== onyx ==
## sdram_controller
module sdram_controller (
        input   clk,
        input   rst,
        output  sdram_cle,
        output  sdram_cs,
        output  sdram_cas,
        output  sdram_ras,
        output  sdram_we,
        output  sdram_dqm,
        output  [1:0]  sdram_ba,
        output  [12:0] sdram_a,
        input   [31:0] sdram_dqi,
        output  [31:0] sdram_dqo,
        input   [22:0] user_addr,    
        input   rw,                  
        input   [31:0] data_in,      
        output  [31:0] data_out,     
        output  busy,                
        input   in_valid,            
        output  out_valid            
    );
Size in the first run: roughly 2,500 cells after synthesis, about 180 I/O pins, ~20,000 µm² of cells after synthesis.
Settings: LEC_CHECK=0, ABC_AREA=1, CAP_MARGIN=20, CORE_MARGIN=2, CORE_UTILIZATION=57, CTS_CLUSTER_SIZE=14, GPL_TIMING_DRIVEN=1, MAX_ROUTING_LAYER=met5, PLACE_DENSITY_LB_ADDON=0.27, SLEW_MARGIN=25; clock period 2.32 ns.
run.sh (not shown) runs the stock make flow with config.mk's settings and CLKGATE_MAP_FILE=.
| onyx | all stages done | FAIL | setup timing |
### onyx -> amber
Settings: GPL_TIMING_DRIVEN removed (was 1); SETUP_SLACK_MARGIN newly set to 0.22; CTS_CLUSTER_SIZE removed (was 14); MAX_ROUTING_LAYER removed (was met5); PLACE_DENSITY_LB_ADDON changed from 0.27 to 0.2; SLEW_MARGIN changed from 25 to 20; CORE_UTILIZATION changed from 57 to 72; the clock period (ns, I/O delays scaled along) changed from 2.32 to 2.09.
Findings:
Stage in which a tool error killed amber: clock tree synthesis (4_1_cts). On area share of and/or/nand/nor cells after synthesis, amber tracks onyx almost exactly. Going from onyx to amber, number of placed instances with taps included down about 3.5%, mean instance size in the synthesized netlist closely matched the old numbers, post-place setup slack lower. On amber: core utilization at floorplan is 16 points higher than what onyx gave. Compared to onyx, amber was floorplanned on a smaller die. Diff amber..onyx | area figure in the yosys stat output | negligible. Compared with onyx, amber shows a higher detailed placer's ending HPWL. Of onyx and amber, the run reporting the higher post-place instance area was onyx. The count of unique library cells instantiated by Yosys on onyx is in line with that on amber.
Relative to amber, the following input files were edited for zinc:
Settings: CELL_PAD_IN_SITES_DETAIL_PLACEMENT now 2, previously not set; SETUP_SLACK_MARGIN no longer set, was 0.22; CORE_UTILIZATION now 40, was 72; CTS_CLUSTER_SIZE now 20, previously not set; ABC_AREA no longer set, was 1; PLACE_DENSITY_LB_ADDON no longer set, was 0.2; the clock period (ns, I/O delays scaled along) now 4.2, was 2.09.
### Flow results
amber never completed; the flow aborted with a tool error in clock tree synthesis (4_1_cts). In zinc the implementation ran to completion but is not tape-out ready, as the final checks report setup timing. Per the comparison of zinc with amber, core outline area went up about 70%, die boundary height went up 53 µm, instance area after placement went down 2300 µm². Die area | zinc > amber. zinc vs amber: post-synthesis area per instance up in zinc. Taking amber as the reference, in zinc complex-gate fraction of the synthesized area lost 4.2 points; gate count of the mapped netlist fell by about 30%.
Input-level comparison between tundra and zinc:
Settings: a deleted CELL_PAD_IN_SITES_DETAIL_PLACEMENT that had been 2; a deleted CTS_CLUSTER_SIZE that had been 20; an added HOLD_SLACK_MARGIN of -0.03; an added PLACE_DENSITY_LB_ADDON of 0.08; an added CTS_CLUSTER_DIAMETER of 191.
### Flow results
tundra closes out successfully: all stages finished, all timing, DRC and antenna checks passed. Final antenna-violating net count came out exactly the same in zinc and tundra. Taking zinc as the reference point, the count of plain and timing-repair buffers in the layout of tundra falls by 13. tundra reports its kind of critical path as input pin to register while zinc reports register to register. A topmost layer with routed signal wires of met4 is what tundra shows, while met5 belongs to zinc. On cell area, tundra does better than zinc.


Starting RTL as in the previous note.
==> flow/config.mk <==
export PLATFORM = sky130hd
export DESIGN_NAME = sdram_controller
export DESIGN_NICKNAME = sdram_controller
export VERILOG_FILES = /design/flow/design.v
export SDC_FILE = /design/flow/constraint.sdc
export NUM_CORES = 4
export LEC_CHECK = 0
export ABC_AREA = 1
export CAP_MARGIN = 20
export CORE_ASPECT_RATIO = 0.87
export CORE_MARGIN = 2
export CORE_UTILIZATION = 72
export CTS_CLUSTER_DIAMETER = 191
export CTS_CLUSTER_SIZE = 71
export PLACE_DENSITY_LB_ADDON = 0.2
export SETUP_SLACK_MARGIN = 0.34
export SLEW_MARGIN = 20
export TNS_END_PERCENT = 5
==> flow/constraint.sdc <==
create_clock -name core_clock -period 2.05 [get_ports {clk}]
set_input_delay 0.4100 -clock core_clock [delete_from_list [all_inputs] [get_ports {clk}]]
set_output_delay 0.4100 -clock core_clock [all_outputs]
set_load 0.01 [all_outputs]
The first run failed in 5_1_grt, error GRT-0232.
Change:
- ABC_AREA: 1 -> not set
- CORE_ASPECT_RATIO: 0.87 -> not set
- CORE_UTILIZATION: 72 -> 59
- CTS_CLUSTER_DIAMETER: 191 -> not set
- CTS_CLUSTER_SIZE: 71 -> not set
- PLACE_DENSITY_LB_ADDON: 0.2 -> not set
- SETUP_SLACK_MARGIN: 0.34 -> not set
- TNS_END_PERCENT: 5 -> not set
- clock period: 2.05 -> 2.32 ns (I/O delays scaled with it)
Result: This time the run finished but failed the layout checks on negative setup slack; die area increases by 17%; synthesized cell count decreases by about 30%; synthesized area decreases by about 4%.
Change:
- CORE_UTILIZATION: 59 -> 70
- CTS_CLUSTER_SIZE: not set -> 15
- SETUP_SLACK_MARGIN: not set -> 0.67
Now the flow ended with an error in 5_1_grt (GRT-0232).
Synthesized area does not change.
Synthesized cell count is unchanged.
Die size fell by 15%.
